## CORDIC_Top
module CORDIC_Top (
    input clk,
    input [31:0] target,
	 output [31:0] cos_x
);
Size in the first run: roughly 7200 cells after synthesis, about 570 flip-flops, ~61000 um^2 of cells after synthesis.
clock: 10.0 ns
lec_check: 0
cap_margin: 20
core_margin: 2
core_utilization: 40
cts_cluster_diameter: 385
hold_slack_margin: 0.28
min_routing_layer: met2
slew_margin: 20
run.sh (not shown) runs the stock make flow with config.mk's settings and CLKGATE_MAP_FILE=.
==> next run, changes <==
CORE_UTILIZATION = 72   (was 40)
CTS_CLUSTER_DIAMETER = default   (was 385)
HOLD_SLACK_MARGIN = default   (was 0.28)
MIN_ROUTING_LAYER = default   (was met2)
PLACE_DENSITY = 0.35   (was default)
SETUP_SLACK_MARGIN = 2.44   (was default)
clock period = 9.45 ns   (was 10.0 ns; I/O delays follow)
Effect: Now the flow never finished: it broke off in 5_1_grt (ODB-0269). Synthesized area stays the same. Synthesized cell count stays the same. Die area drops by 44%.
==> next run, changes <==
CORE_UTILIZATION = 40   (was 72)
PLACE_DENSITY = default   (was 0.35)
SETUP_SLACK_MARGIN = default   (was 2.44)
clock period = 5.56 ns   (was 9.45 ns; I/O delays follow)
After rerunning: The new run completed, yet does not pass: negative setup slack. Area after synthesis is unchanged. Synthesized cell count is unchanged. Die size goes up by 79%.
==> next run, changes <==
CORE_UTILIZATION = 72   (was 40)
PLACE_DENSITY_LB_ADDON = 0.01   (was default)
clock period = 8.98 ns   (was 5.56 ns; I/O delays follow)
=> The new run completed, yet does not pass: negative setup slack. Global-route usage rose by 12 points. Clock skew stays flat. Final cell count went down by 29%. Utilization went up by 19 points. Wire length drops by 15%. Area after synthesis is unchanged.

========
== job 257 ==
CORDIC_Top again, from the RTL that the note above started with.
Settings: LEC_CHECK=0, CAP_MARGIN=20, CELL_PAD_IN_SITES_GLOBAL_PLACEMENT=0, CORE_MARGIN=2, CORE_UTILIZATION=72, CTS_CLUSTER_DIAMETER=378, CTS_CLUSTER_SIZE=40, GPL_ROUTABILITY_DRIVEN=1, MAX_ROUTING_LAYER=met4, PLACE_DENSITY_LB_ADDON=0.0, SETUP_SLACK_MARGIN=2.14, SLEW_MARGIN=20, TNS_END_PERCENT=5; clock period 7.7 ns.
Job 257 never completed, since it errored out during global routing.
--- input diff job 257..job 547 ---
Settings: clearing CTS_CLUSTER_SIZE, which used to be 40; clearing GPL_ROUTABILITY_DRIVEN, which used to be 1; swapping 5 for 10 in TNS_END_PERCENT; clearing SETUP_SLACK_MARGIN, which used to be 2.14; clearing MAX_ROUTING_LAYER, which used to be met4; clearing PLACE_DENSITY_LB_ADDON, which used to be 0.0; clearing CTS_CLUSTER_DIAMETER, which used to be 378; clearing CELL_PAD_IN_SITES_GLOBAL_PLACEMENT, which used to be 0; swapping 7.7 for 6.94 in the clock period (ns, I/O delays scaled along).
### Flow results
- None of the runs job 547 and job 257 ends with a clean layout.
- Job 257: GRT-0232 in global routing -> run aborted
- Floorplan core area came out exactly the same in job 547 and job 257.
- Looking at job 547 and job 257, the per-instance average area after synthesis is a wash.
- Re number of core rows: no difference whatsoever between job 257 and job 547.
- Job 547 vs. job 257: placer congestion estimate moved down, gate count after technology mapping about even.
- Job 257 -> job 547: total of flip-flops plus latches after synthesis delta 0, exact match
- Job 547 vs. job 257: HPWL after detailed placement went up by about 17%.
- Total standard cell area after synthesis: job 547 vs job 257 identical
- Job 547 vs. job 257: cell count after placement went up; post-placement setup slack went down; area of placed instances went up.
#### Input delta (job 6169 over job 547)
Settings: an added PLACE_DENSITY of 0.67; a deleted TNS_END_PERCENT that had been 10; a change of the clock period (ns, I/O delays scaled along) from 6.94 to 9.45.
==> results <==
Job 6169 has completed all stages; timing, DRC and antenna checks passed.
Reported for job 6169 and job 547, post-synthesis cell count from yosys turned out identical to the last digit.
[compare] base=job 547 new=job 6169: final weighted congestion in routability-driven placement decreased by about 1.6% relative to the old numbers, area of placed instances decreased by about 17% relative to the old numbers, post-synthesis register bit count closely matched the old numbers, core area closely matched the old numbers, number of ports placed on the die boundary closely matched the old numbers.
Cmp job 6169 and job 547 / worst slack at placement / higher: job 6169
Job 6169 vs. job 547: area after synthesis neither gained nor lost much; half-perimeter wire length of the detailed placement result shrank by 24%.
> inputs changed (job 6169 -> job 6356)
Settings: an added CTS_CLUSTER_SIZE of 97; a deleted PLACE_DENSITY that had been 0.67; an added CTS_CLUSTER_DIAMETER of 373; a change of the clock period (ns, I/O delays scaled along) from 9.45 to 6.28.
==> comparison <==
Job 6356 did not finish: a tool error stopped it during clock tree synthesis. When job 6356 is measured against job 6169, its last weighted congestion value of the routability-driven placer turns out 3.5% higher. Standard cell area after detailed placement ended up about 28% higher on job 6356 than on job 6169. As far as post-synth net total goes, job 6169 and job 6356 are indistinguishable; the numbers are identical.

========
Starting RTL as in the previous note.
==> flow/design.v (excerpt) <==
module CORDIC_Top (
    input clk,
    input [31:0] target,
	 output [31:0] cos_x
);
clock: 7.05 ns
lec_check: 0
cap_margin: 20
core_margin: 2
core_utilization: 72
cts_cluster_diameter: 362
cts_cluster_size: 99
place_density: 0.8
slew_margin: 20
The first run ended with an error in clock tree synthesis with DPL-0033.
Change:
CORE_UTILIZATION = 49   (was 72)
CTS_CLUSTER_DIAMETER = not set   (was 362)
CTS_CLUSTER_SIZE = not set   (was 99)
PLACE_DENSITY = not set   (was 0.8)
clock period = 9.79 ns   (was 7.05 ns; I/O delays follow)
The changed run finished with timing, DRC and antenna clean. Synthesized area does not change. Die size goes up by 46%. Synthesized cell count stays the same.
Change:
CORE_UTILIZATION = 72   (was 49)
PLACE_DENSITY_LB_ADDON = 0.0   (was not set)
SETUP_SLACK_MARGIN = 2.56   (was not set)
clock period = 8.94 ns   (was 9.79 ns; I/O delays follow)
After rerunning: Now the flow finished but fails on negative setup slack. Cell count goes down slightly. Synthesized cell count is unchanged. Wire length goes up by about a fifth. Cell area goes up by roughly a tenth. Global-route usage goes up by 13 points. Utilization goes up by 33 points. Sequential share of layout area goes down by 1.4 points.
Change:
CORE_UTILIZATION = 25   (was 72)
PLACE_DENSITY_LB_ADDON = not set   (was 0.0)
SETUP_SLACK_MARGIN = not set   (was 2.56)
clock period = 15.5 ns   (was 8.94 ns; I/O delays follow)
=> This time the run finished clean. Utilization went down by 59 points. Synthesized cell count stays the same. Sequential cell count stays the same.
Change:
CORE_UTILIZATION = 72   (was 25)
CTS_CLUSTER_DIAMETER = 362   (was not set)
clock period = 9.18 ns   (was 15.5 ns; I/O delays follow)
Outcome: Core utilization is higher by 52 points. Global-route usage increases by 25 points. Clock-buffer cell count shrinks by 10. Sequential share of layout area rises by 0.24 points. Via count goes up by 6.9%. Final cell count went down by 18%. Worst hold slack got worse by 0.022 ns. Die area fell by about 65%.
Change:
CTS_CLUSTER_DIAMETER = not set   (was 362)
CTS_CLUSTER_SIZE = 43   (was not set)
SETUP_SLACK_MARGIN = -0.57   (was not set)
clock period = 7.14 ns   (was 9.18 ns; I/O delays follow)
Outcome:
- With this change the flow aborted during clock tree synthesis (DPL-0033)
- synthesized cell count is unchanged
- die size is unchanged
- synthesized area does not change

========
fjord:
The RTL this note starts from:
==> flow/design.v <==
module CORDIC_Stage (
	input clk,
	input rst,
	input sign_in,
	input USE_SIN_in,
	input [7:0] ite,
	input [32:0] arctan_in_1,
	input [32:0] arctan_in_2,
	input [32:0] target_in,
	input [32:0] curr_angle_in,
	input [32:0] x_in,
	input [32:0] y_in,
	output sign_out,
	output USE_SIN_out,
	output [32:0] curr_angle_out,
	output [32:0] x_out,
	output [32:0] y_out,
	output [32:0] target_out
	);
	reg sign;
	reg [32:0] x[0:1];
	reg [32:0] y[0:1];
	reg [32:0] y_tmp[0:3];
	reg [32:0] x_tmp[0:3];
	reg [3:0] count[0:1];
	reg [32:0] current_angle[0:1];
	reg [32:0] atan[0:1];
	reg [32:0] target_q;
	reg USE_SIN_q;
	reg sign_q;
	reg [32:0] x_q;
	reg [32:0] y_q;
	reg [32:0] current_angle_q;
	always @(posedge clk) begin
			sign = sign_in;
			target_q <= target_in;
			USE_SIN_q <= USE_SIN_in;
			count[0] = ite[7:4];
			y_tmp[0] = sign ? y_in : ~y_in+1;
			y_tmp[1] = {y_tmp[0][32], y_tmp[0][31:0]>>count[0]};
			x_tmp[0] = sign ? x_in : ~x_in+1;
			x_tmp[1] = {x_tmp[0][32], x_tmp[0][31:0]>>count[0]};
			x[0] = x_in + y_tmp[1];
			y[0] = x_tmp[1] + y_in;
			atan[0] = sign ? arctan_in_1 : ~arctan_in_1+1;
			current_angle[0] = curr_angle_in + atan[0];
			if (current_angle[0] > target_in) begin
				sign = 1'b0;
			end
			else begin
				sign = 1'b1;
			end
			count[1] = ite[3:0];
			y_tmp[2] = sign ? y[0] : ~y[0]+1;
			y_tmp[3] = {y_tmp[2][32], y_tmp[2][31:0]>>count[1]};
			x_tmp[2] = sign ? x[0] : ~x[0]+1;
			x_tmp[3] = {x_tmp[2][32], x_tmp[2][31:0]>>count[1]};
			x[1] = x[0] + y_tmp[3];
			y[1] = x_tmp[3] + y[0];
			atan[1] = sign ? arctan_in_2 : ~arctan_in_2+1;
			current_angle[1] = current_angle[0] + atan[1];
			if (current_angle[1] > target_in) begin
				sign = 1'b0;
			end
			else begin
				sign = 1'b1;
			end
			sign_q <= sign;
			x_q <= x[1];
			y_q <= y[1];
			current_angle_q <= current_angle[1];
	end
	assign sign_out = sign_q;
	assign curr_angle_out = current_angle_q;
	assign x_out = x_q;
	assign y_out = y_q;
	assign USE_SIN_out = USE_SIN_q;
	assign target_out = target_q;
endmodule
module CORDIC_Top (
    input clk,
    input [31:0] target,
	 output [31:0] cos_x
);
	wire sign_intermediate[0:6];
	wire USE_SIN_intermediate[0:6];
	wire [32:0] angle_intermediate[0:6];
	wire [32:0] x_intermediate[0:6];
	wire [32:0] y_intermediate[0:6];
	wire [32:0] target_intermediate[0:6];
	wire [32:0] arctan[0:13];
	wire [7:0] ite[0:6];
	wire [32:0] x_init = 33'b01;
	wire [32:0] y_init = 33'b001;
	assign arctan[0]  = 33'b000011111010110110111011000000000;
	assign arctan[1]  = 33'b000001111111010101101110101010000;
	assign arctan[2]  = 33'b000000111111111010101011011110000;
	assign arctan[3]  = 33'b000000011111111111010101010111000;
	assign arctan[4]  = 33'b000000001111111111111010101010110;
	assign arctan[5]  = 33'b000000000111111111111111010101011;
	assign arctan[6]  = 33'b000000000011111111111111111010110;
	assign arctan[7]  = 33'b000000000001111111111111111111011;
	assign arctan[8]  = 33'b000000000000111111111111111111111;
	assign arctan[9]  = 33'b000000000000100000000000000000000;
	assign arctan[10] = 33'b000000000000010000000000000000000;
	assign arctan[11] = 33'b000000000000001000000000000000000;
	assign arctan[12] = 33'b000000000000000100000000000000000;
	assign arctan[13] = 33'b000000000000000010000000000000000;
	assign ite[0]  = 8'b00100011;
	assign ite[1]  = 8'b01000101;
	assign ite[2]  = 8'b01100111;
	assign ite[3]  = 8'b10001001;
	assign ite[4]  = 8'b10101011;
	assign ite[5]  = 8'b11001101;
	assign ite[6]  = 8'b11101111;
	reg init_sign;
	reg USE_SIN;
	wire [32:0] init_angle = 33'b000111011010110001100111000000000;
	reg [32:0] ext_target;
	reg [32:0] fin_target;
	always @* begin
		ext_target = { 1'b0 , target};
		USE_SIN = 0;
		if (ext_target > init_angle) begin
			if (ext_target > 33'b00111) begin
				fin_target = 33'b011001001000011111101101010100010 + (~ext_target + 1);
				init_sign = 1;
				USE_SIN = 1;
			end else begin
				init_sign = 1;
				fin_target = ext_target;
			end
		end
		else begin
			init_sign = 0;
			fin_target = ext_target;
		end
	end
	CORDIC_Stage stage1(
		 .clk(clk),
		 .sign_in(init_sign),
		 .USE_SIN_in(USE_SIN),
		 .ite(ite[0]),
		 .target_in(fin_target),
		 .arctan_in_1(arctan[0]),
		 .arctan_in_2(arctan[1]),
		 .curr_angle_in(init_angle),
		 .x_in(x_init),
		 .y_in(y_init),
		 .sign_out(sign_intermediate[0]),
		 .curr_angle_out(angle_intermediate[0]),
		 .x_out(x_intermediate[0]),
		 .y_out(y_intermediate[0]),
		 .target_out(target_intermediate[0]),
		 .USE_SIN_out(USE_SIN_intermediate[0])
	);
	CORDIC_Stage stage2(
		 .clk(clk),
		 .sign_in(sign_intermediate[0]),
		 .USE_SIN_in(USE_SIN_intermediate[0]),
		 .ite(ite[1]),
		 .target_in(target_intermediate[0]),
		 .arctan_in_1(arctan[2]),
		 .arctan_in_2(arctan[3]),
		 .curr_angle_in(angle_intermediate[0]),
		 .x_in(x_intermediate[0]),
		 .y_in(y_intermediate[0]),
		 .sign_out(sign_intermediate[1]),
		 .curr_angle_out(angle_intermediate[1]),
		 .x_out(x_intermediate[1]),
		 .y_out(y_intermediate[1]),
		 .target_out(target_intermediate[1]),
		 .USE_SIN_out(USE_SIN_intermediate[1])
	);
	CORDIC_Stage stage3(
		 .clk(clk),
		 .sign_in(sign_intermediate[1]),
		 .USE_SIN_in(USE_SIN_intermediate[1]),
		 .ite(ite[2]),
		 .target_in(target_intermediate[1]),
		 .arctan_in_1(arctan[4]),
		 .arctan_in_2(arctan[5]),
		 .curr_angle_in(angle_intermediate[1]),
		 .x_in(x_intermediate[1]),
		 .y_in(y_intermediate[1]),
		 .sign_out(sign_intermediate[2]),
		 .curr_angle_out(angle_intermediate[2]),
		 .x_out(x_intermediate[2]),
		 .y_out(y_intermediate[2]),
		 .target_out(target_intermediate[2]),
		 .USE_SIN_out(USE_SIN_intermediate[2])
	);
	CORDIC_Stage stage4(
		 .clk(clk),
		 .sign_in(sign_intermediate[2]),
		 .USE_SIN_in(USE_SIN_intermediate[2]),
		 .ite(ite[3]),
		 .target_in(target_intermediate[2]),
		 .arctan_in_1(arctan[6]),
		 .arctan_in_2(arctan[7]),
		 .curr_angle_in(angle_intermediate[2]),
		 .x_in(x_intermediate[2]),
		 .y_in(y_intermediate[2]),
		 .sign_out(sign_intermediate[3]),
		 .curr_angle_out(angle_intermediate[3]),
		 .x_out(x_intermediate[3]),
		 .y_out(y_intermediate[3]),
		 .target_out(target_intermediate[3]),
		 .USE_SIN_out(USE_SIN_intermediate[3])
	);
	CORDIC_Stage stage5(
		 .clk(clk),
		 .sign_in(sign_intermediate[3]),
		 .USE_SIN_in(USE_SIN_intermediate[3]),
		 .ite(ite[4]),
		 .target_in(target_intermediate[3]),
		 .arctan_in_1(arctan[8]),
		 .arctan_in_2(arctan[9]),
		 .curr_angle_in(angle_intermediate[3]),
		 .x_in(x_intermediate[3]),
		 .y_in(y_intermediate[3]),
		 .sign_out(sign_intermediate[4]),
		 .curr_angle_out(angle_intermediate[4]),
		 .x_out(x_intermediate[4]),
		 .y_out(y_intermediate[4]),
		 .target_out(target_intermediate[4]),
		 .USE_SIN_out(USE_SIN_intermediate[4])
	);
	CORDIC_Stage stage6(
		 .clk(clk),
		 .sign_in(sign_intermediate[4]),
		 .USE_SIN_in(USE_SIN_intermediate[4]),
		 .ite(ite[5]),
		 .target_in(target_intermediate[4]),
		 .arctan_in_1(arctan[10]),
		 .arctan_in_2(arctan[11]),
		 .curr_angle_in(angle_intermediate[4]),
		 .x_in(x_intermediate[4]),
		 .y_in(y_intermediate[4]),
		 .sign_out(sign_intermediate[5]),
		 .curr_angle_out(angle_intermediate[5]),
		 .x_out(x_intermediate[5]),
		 .y_out(y_intermediate[5]),
		 .target_out(target_intermediate[5]),
		 .USE_SIN_out(USE_SIN_intermediate[5])
	);
	CORDIC_Stage stage7(
		 .clk(clk),
		 .sign_in(sign_intermediate[5]),
		 .USE_SIN_in(USE_SIN_intermediate[5]),
		 .ite(ite[6]),
		 .target_in(target_intermediate[5]),
		 .arctan_in_1(arctan[12]),
		 .arctan_in_2(arctan[13]),
		 .curr_angle_in(angle_intermediate[5]),
		 .x_in(x_intermediate[5]),
		 .y_in(y_intermediate[5]),
		 .sign_out(sign_intermediate[6]),
		 .curr_angle_out(angle_intermediate[6]),
		 .x_out(x_intermediate[6]),
		 .y_out(y_intermediate[6]),
		 .target_out(target_intermediate[6]),
		 .USE_SIN_out(USE_SIN_intermediate[6])
	);
	wire [31:0] K = 32'b01101101111011001010110110001011;
	wire [31:0] done;
	assign done = USE_SIN_intermediate[6] ? y_intermediate[6][31:0] : x_intermediate[6][31:0];
	assign cos_x = done*K;
endmodule
export LEC_CHECK = 0
export CAP_MARGIN = 20
export CELL_PAD_IN_SITES_GLOBAL_PLACEMENT = 0
export CORE_MARGIN = 2
export CORE_UTILIZATION = 72
export CTS_CLUSTER_SIZE = 52
export GPL_ROUTABILITY_DRIVEN = 1
export MAX_ROUTING_LAYER = met4
export PLACE_DENSITY_LB_ADDON = 0.18
export SETUP_SLACK_MARGIN = -0.62
export SLEW_MARGIN = 20
export TNS_END_PERCENT = 65
create_clock -name core_clock -period 8.46 [get_ports {clk}]
Layout checks on fjord: not met. Flow itself completed; violations: setup timing.
Here is what was changed in the inputs of tundra compared with fjord.
- SETUP_SLACK_MARGIN removed (was -0.62)
- GPL_ROUTABILITY_DRIVEN removed (was 1)
- CTS_CLUSTER_SIZE removed (was 52)
- CELL_PAD_IN_SITES_GLOBAL_PLACEMENT removed (was 0)
- MAX_ROUTING_LAYER removed (was met4)
- TNS_END_PERCENT removed (was 65)
- PLACE_DENSITY_LB_ADDON removed (was 0.18)
- CORE_UTILIZATION changed from 72 to 40
- the clock period (ns, I/O delays scaled along) changed from 8.46 to 10.0
--- outcome ---
- The flow did not stop early for tundra: all stages ran, and the layout cleared the timing, DRC and antenna checks.
- Comparing the two runs side by side, tundra comes out ahead of fjord on hold slack.
- Compared with fjord, in tundra setup slack went up, synthesis-to-layout area growth went down, via count went down.
- tundra vs. fjord: register-to-register slack has increased; global-route usage has decreased; x dimension of the die has increased; non-clock buffer count has decreased.
For indigo, these inputs were changed with respect to tundra:
- changing the clock period (ns, I/O delays scaled along) from 10.0 to 9.79
### Flow results
- In terms of via count of the first global-routing pass, tundra and indigo differ only marginally.
- Summary — critical path data arrival time, indigo relative to tundra: lower, by 0.33 ns.
- Any difference in final cell count between tundra and indigo is small enough to ignore.
Changes in violet relative to indigo:
- swapping 40 for 66 in CORE_UTILIZATION
- putting SETUP_SLACK_MARGIN at 1.73 where nothing was set
- putting CTS_CLUSTER_SIZE at 51 where nothing was set
- swapping 9.79 for 6.73 in the clock period (ns, I/O delays scaled along)
==> comparison <==
Going from indigo to violet, standard cell core area shrank by more than a quarter.
In the summary table, violet is marked failed, with error GRT-0232 raised in 5_1_grt.
When violet is measured against indigo, its starting utilization of the core area turns out 26 points higher.
Taking indigo as the reference, in violet buffers inserted during post-CTS setup optimization saw an increase; yosys synthesis chip area has remained practically unchanged.
For number of buffers inserted during clock tree synthesis, dividing the value from indigo by the value from violet gives 1.19.
Going from indigo to violet, total number of placement rows dropped 32, buffer levels on the longest clock path barely changed, number of cells in Yosys stat barely changed, part of the Yosys area used for sequential elements barely changed.
### violet -> garnet
- putting CTS_CLUSTER_DIAMETER at 359 where nothing was set
- swapping 66 for 70 in CORE_UTILIZATION
- swapping 1.73 for -0.51 in SETUP_SLACK_MARGIN
- swapping 6.73 for 5.84 in the clock period (ns, I/O delays scaled along)
[summary]
- What ended garnet was a tool error in 4_1_cts; the run never finished.
- Comparing garnet against violet, there is no change at all in chip area in the Yosys report.
- From violet to garnet the numbers moved as follows: height of the die has decreased; worst setup timing slack at the placement stage has decreased; weighted congestion reported at the end of routability-driven placement up about 5%.
- | area of the chip | higher: violet |
- violet -> garnet: detailed-placement wirelength estimate increased by more than a quarter
